== pepper ==
Design argmax16, start of the top module:
module argmax16 (
  input  logic         clk,
  input  logic         rstn,        
  input  logic         in_valid,
  input  logic [255:0] in_data,     
  output logic         out_valid,
  output logic [3:0]   out_idx
);
  logic [255:0] data_q;
  logic         valid_q;
  logic [3:0]   idx_c;
  always_ff @(posedge clk or negedge rstn) begin
    if (!rstn) begin
      valid_q   <= 1'b0;
      out_valid <= 1'b0;
    end else begin
      valid_q   <= in_valid;
      out_valid <= valid_q;
    end
  end
  always_ff @(posedge clk) begin
    data_q  <= in_data;
    out_idx <= idx_c;
  end
  comparator #(
    .DATA_WIDTH  (16),
    .BINARY_TREE (1),
    .NUM_INPUTS  (16)
  ) u_cmp (
    .cmp_ip (data_q),
    .out    (idx_c)
  );
endmodule
Settings: LEC_CHECK=0, CAP_MARGIN=0, CORE_ASPECT_RATIO=0.87, CORE_MARGIN=10, CORE_UTILIZATION=40, CTS_CLUSTER_SIZE=91, GPL_TIMING_DRIVEN=0, HOLD_SLACK_MARGIN=0.05, MAX_ROUTING_LAYER=met4, SETUP_SLACK_MARGIN=0.77, SLEW_MARGIN=20; clock period 7.15 ns.
run.sh (not shown) runs the stock make flow with config.mk's settings and CLKGATE_MAP_FILE=.
Finished, but not clean: pepper, with negative setup slack.
> inputs changed (pepper -> umber)
- CORE_ASPECT_RATIO: 0.87 -> unset
- CTS_CLUSTER_SIZE: 91 -> unset
- GPL_TIMING_DRIVEN: 0 -> unset
- CORE_UTILIZATION: 40 -> 50
- HOLD_SLACK_MARGIN: 0.05 -> unset
- SETUP_SLACK_MARGIN: 0.77 -> 1.29
- MAX_ROUTING_LAYER: met4 -> unset
- CAP_MARGIN: 0 -> 20
- CORE_MARGIN: 10 -> 2
- the clock period (ns, I/O delays scaled along): 7.15 -> 4.43
Notes after the runs:
- Status umber: flow complete, layout not clean - negative setup slack
- In umber, tally of clock buffers in the finished layout is higher than in pepper.
- umber — non-clock buffer count 314 higher, pepper as reference
- Share of the final layout cell area in sequential cells ended up 2.2 points lower on umber than on pepper.
- Re first-pass GRT wire length: umber is 4.8% up on pepper.
## Diff of input files: garnet against umber
- SETUP_SLACK_MARGIN: 1.29 -> unset
- CORE_UTILIZATION: 50 -> 31
- the clock period (ns, I/O delays scaled along): 4.43 -> 7.97
==> comparison <==
- garnet vs umber on routed wire length: garnet is the lower one.
- Taking umber as the reference, in garnet setup slack grew by 3.50 ns, worst clock skew grew by 0.0046 ns, clock edge transition at the registers on the reported setup and hold paths held steady, sum of buffers and inverters on the critical path shrank by 10.
- In the reports for garnet and umber, the larger iteration tally of the first detailed-router pass belongs to umber.
- garnet finished every step from synthesis to the final layout, and the layout passed the timing, design-rule and antenna checks.
- Comparing internal portion of total power for garnet and umber, the smaller number came from garnet.

---

The RTL this note starts from:
==> flow/design.v <==
module comparator 
#(
  parameter DATA_WIDTH  = 16,
  parameter BINARY_TREE = 1,
  parameter NUM_INPUTS  = 16
)
(
  input  logic [NUM_INPUTS-1:0][DATA_WIDTH-1 : 0] cmp_ip,
  output logic [$clog2(NUM_INPUTS)-1 :0]  out
);
  generate if (BINARY_TREE == 0) begin
    always_comb begin
      out      = '0;
      for (int i =0; i < NUM_INPUTS; ++i) begin
        if (cmp_ip[i] > cmp_ip[out]) begin
          out      = i;
        end
      end
    end
  end else begin
    logic [$clog2(NUM_INPUTS)-1 : 0] out_stg[$clog2(NUM_INPUTS) + 1][NUM_INPUTS];
    logic [DATA_WIDTH-1 : 0]         cmp_stg[$clog2(NUM_INPUTS) + 1][NUM_INPUTS];
    always_comb begin
      for (int i = 0; i < NUM_INPUTS; i++) begin
        cmp_stg[0][i]  = cmp_ip[i];
        out_stg[0][i]  = i;
      end
      for (int i = 0;i < $clog2(NUM_INPUTS); i++) begin
        for (int j = 0;j < NUM_INPUTS; ++j) begin
          out_stg[i+1][j]    = 'X;
          cmp_stg[i+1][j]    = 'X;
        end
      end
      for (int i = 0;i < $clog2(NUM_INPUTS); i++) begin
        for (int j = 0;j < (NUM_INPUTS/2**i); j= j+2) begin
          if (cmp_stg[i][j] > cmp_stg[i][j+1]) begin
            out_stg[i+1][j/2]    = out_stg[i][j];
            cmp_stg[i+1][j/2]    = cmp_stg[i][j];
          end else begin
            out_stg[i+1][j/2]    = out_stg[i][j+1];
            cmp_stg[i+1][j/2]    = cmp_stg[i][j+1];
          end
        end
      end
      out   = out_stg[$clog2(NUM_INPUTS)][0];
    end
  end
  endgenerate
endmodule
module argmax16 (
  input  logic         clk,
  input  logic         rstn,        
  input  logic         in_valid,
  input  logic [255:0] in_data,     
  output logic         out_valid,
  output logic [3:0]   out_idx
);
  logic [255:0] data_q;
  logic         valid_q;
  logic [3:0]   idx_c;
  always_ff @(posedge clk or negedge rstn) begin
    if (!rstn) begin
      valid_q   <= 1'b0;
      out_valid <= 1'b0;
    end else begin
      valid_q   <= in_valid;
      out_valid <= valid_q;
    end
  end
  always_ff @(posedge clk) begin
    data_q  <= in_data;
    out_idx <= idx_c;
  end
  comparator #(
    .DATA_WIDTH  (16),
    .BINARY_TREE (1),
    .NUM_INPUTS  (16)
  ) u_cmp (
    .cmp_ip (data_q),
    .out    (idx_c)
  );
endmodule
clock: 5.35 ns
lec_check: 0
abc_area: 1
cap_margin: 20
core_margin: 2
core_utilization: 68
cts_cluster_diameter: 243
cts_cluster_size: 39
gpl_timing_driven: 1
hold_slack_margin: 0.28
max_routing_layer: met5
place_density: 0.78
slew_margin: 20
tns_end_percent: 55
The first run stopped in 4_1_cts with DPL-0038.
Edit:
Settings changed: ABC_AREA 1 to unset, CORE_ASPECT_RATIO set to 1.89, CORE_MARGIN 2 to 10, CORE_UTILIZATION 68 to 40, CTS_CLUSTER_DIAMETER 243 to unset, CTS_CLUSTER_SIZE 39 to 91, GPL_TIMING_DRIVEN 1 to unset, HOLD_SLACK_MARGIN 0.28 to unset, MAX_ROUTING_LAYER met5 to met4, PLACE_DENSITY 0.78 to unset, TNS_END_PERCENT 55 to unset.
Clock period 5.35 ns to 7.15 ns, I/O delays scaled along.
What happened: Now the flow reached the layout checks and failed them: negative setup slack; die area rose by 83%; area after synthesis fell by 8.3%; synthesized cell count fell by 28%.
Edit:
Settings changed: CORE_ASPECT_RATIO 1.89 to unset, CORE_MARGIN 10 to 2, CTS_CLUSTER_SIZE 91 to unset, MAX_ROUTING_LAYER met4 to unset.
Clock period 7.15 ns to 7.97 ns, I/O delays scaled along.
Effect: The changed run finished clean. Wire length falls by 21%. Setup slack improves by 0.46 ns. Core utilization falls by 8.0 points.
Edit:
Settings changed: CORE_UTILIZATION 40 to 58, CTS_CLUSTER_SIZE set to 51, HOLD_SLACK_MARGIN set to 0.29, PLACE_DENSITY_LB_ADDON set to 0.04, SETUP_SLACK_MARGIN set to 1.26, TNS_END_PERCENT set to 5.
Clock period 7.97 ns to 4.43 ns, I/O delays scaled along.
What happened:
- This time the run died in 5_1_grt
- die area is lower by a quarter to a third
- synthesized cell count stays the same
- synthesized area is unchanged
Edit:
Settings changed: CORE_UTILIZATION 58 to 62, CTS_CLUSTER_DIAMETER set to 382, CTS_CLUSTER_SIZE 51 to 98, HOLD_SLACK_MARGIN 0.29 to unset, PLACE_DENSITY set to 0.36, PLACE_DENSITY_LB_ADDON 0.04 to unset, SETUP_SLACK_MARGIN 1.26 to 0.7, TNS_END_PERCENT 5 to unset.
Clock period 4.43 ns to 3.99 ns, I/O delays scaled along.
What happened: This time the run died in 4_1_cts; die area drops by 6.3%; synthesized cell count stays the same; synthesized area stays the same.
Edit:
Settings changed: CORE_UTILIZATION 62 to 53, CTS_CLUSTER_DIAMETER 382 to unset, CTS_CLUSTER_SIZE 98 to 100, PLACE_DENSITY 0.36 to unset, SETUP_SLACK_MARGIN 0.7 to 1.29, TNS_END_PERCENT set to 5.
Clock period 3.99 ns to 4.43 ns, I/O delays scaled along.
The new run completed, yet does not pass: negative setup slack.
Synthesized area stays the same.
Die size is higher by 17%.
Synthesized cell count does not change.

---

Starts from the design.v that is shown in full above.
make LEC_CHECK=0 CAP_MARGIN=20 CORE_MARGIN=2 CORE_UTILIZATION=40 SLEW_MARGIN=20 finish   # period 8.5 ns
Edit:
--- a/flow/config.mk
+++ b/flow/config.mk
@@ -10 +10,3 @@
-export CORE_UTILIZATION = 40
+export CORE_UTILIZATION = 72
+export CTS_CLUSTER_SIZE = 36
+export SETUP_SLACK_MARGIN = 0.68
==> flow/constraint.sdc (replaced) <==
create_clock -name core_clock -period 4.33 [get_ports {clk}]
set_input_delay 0.8660 -clock core_clock [delete_from_list [all_inputs] [get_ports {clk}]]
set_output_delay 0.8660 -clock core_clock [all_outputs]
set_load 0.01 [all_outputs]
Effect: This time the run aborted during detailed placement (3_5_place_dp); synthesized cell count stays the same; synthesized area is unchanged; die size fell by 44%.
Edit:
--- a/flow/config.mk
+++ b/flow/config.mk
@@ -10,3 +10,3 @@
-export CORE_UTILIZATION = 72
-export CTS_CLUSTER_SIZE = 36
-export SETUP_SLACK_MARGIN = 0.68
+export CORE_UTILIZATION = 54
+export PLACE_DENSITY_LB_ADDON = 0.04
+export SETUP_SLACK_MARGIN = 1.26
@@ -13,0 +14 @@
+export TNS_END_PERCENT = 5
==> flow/constraint.sdc (replaced) <==
create_clock -name core_clock -period 4.43 [get_ports {clk}]
set_input_delay 0.8860 -clock core_clock [delete_from_list [all_inputs] [get_ports {clk}]]
set_output_delay 0.8860 -clock core_clock [all_outputs]
set_load 0.01 [all_outputs]
This time the run completed, yet does not pass: setup timing. Synthesized cell count does not change. Die size went up by about 32%. Synthesized area stays the same.
Edit:
--- a/flow/config.mk
+++ b/flow/config.mk
@@ -10,3 +10,2 @@
-export CORE_UTILIZATION = 54
-export PLACE_DENSITY_LB_ADDON = 0.04
-export SETUP_SLACK_MARGIN = 1.26
+export CORE_UTILIZATION = 63
+export PLACE_DENSITY_LB_ADDON = 0.29
@@ -14 +12,0 @@
-export TNS_END_PERCENT = 5
==> flow/constraint.sdc (replaced) <==
create_clock -name core_clock -period 8.5 [get_ports {clk}]
set_input_delay 1.7000 -clock core_clock [delete_from_list [all_inputs] [get_ports {clk}]]
set_output_delay 1.7000 -clock core_clock [all_outputs]
set_load 0.01 [all_outputs]
What happened: The new run completed with no timing, DRC or antenna violations; die size drops by 14%; final area drops by about 20%; clock skew is about the same; via count drops by about 15%; routed wire length drops by 25%; area after synthesis does not change; maximum frequency drops by about 5.4%.
Edit:
--- a/flow/config.mk
+++ b/flow/config.mk
@@ -10,2 +10 @@
-export CORE_UTILIZATION = 63
-export PLACE_DENSITY_LB_ADDON = 0.29
+export CORE_UTILIZATION = 58
==> flow/constraint.sdc (replaced) <==
create_clock -name core_clock -period 4.43 [get_ports {clk}]
set_input_delay 0.8860 -clock core_clock [delete_from_list [all_inputs] [get_ports {clk}]]
set_output_delay 0.8860 -clock core_clock [all_outputs]
set_load 0.01 [all_outputs]
The new run stopped in global routing (5_1_grt) with DPL-0038.
Synthesized area does not change.
Die size rose by 8.4%.
Synthesized cell count does not change.
Power is estimated from default activity; no workload was simulated.
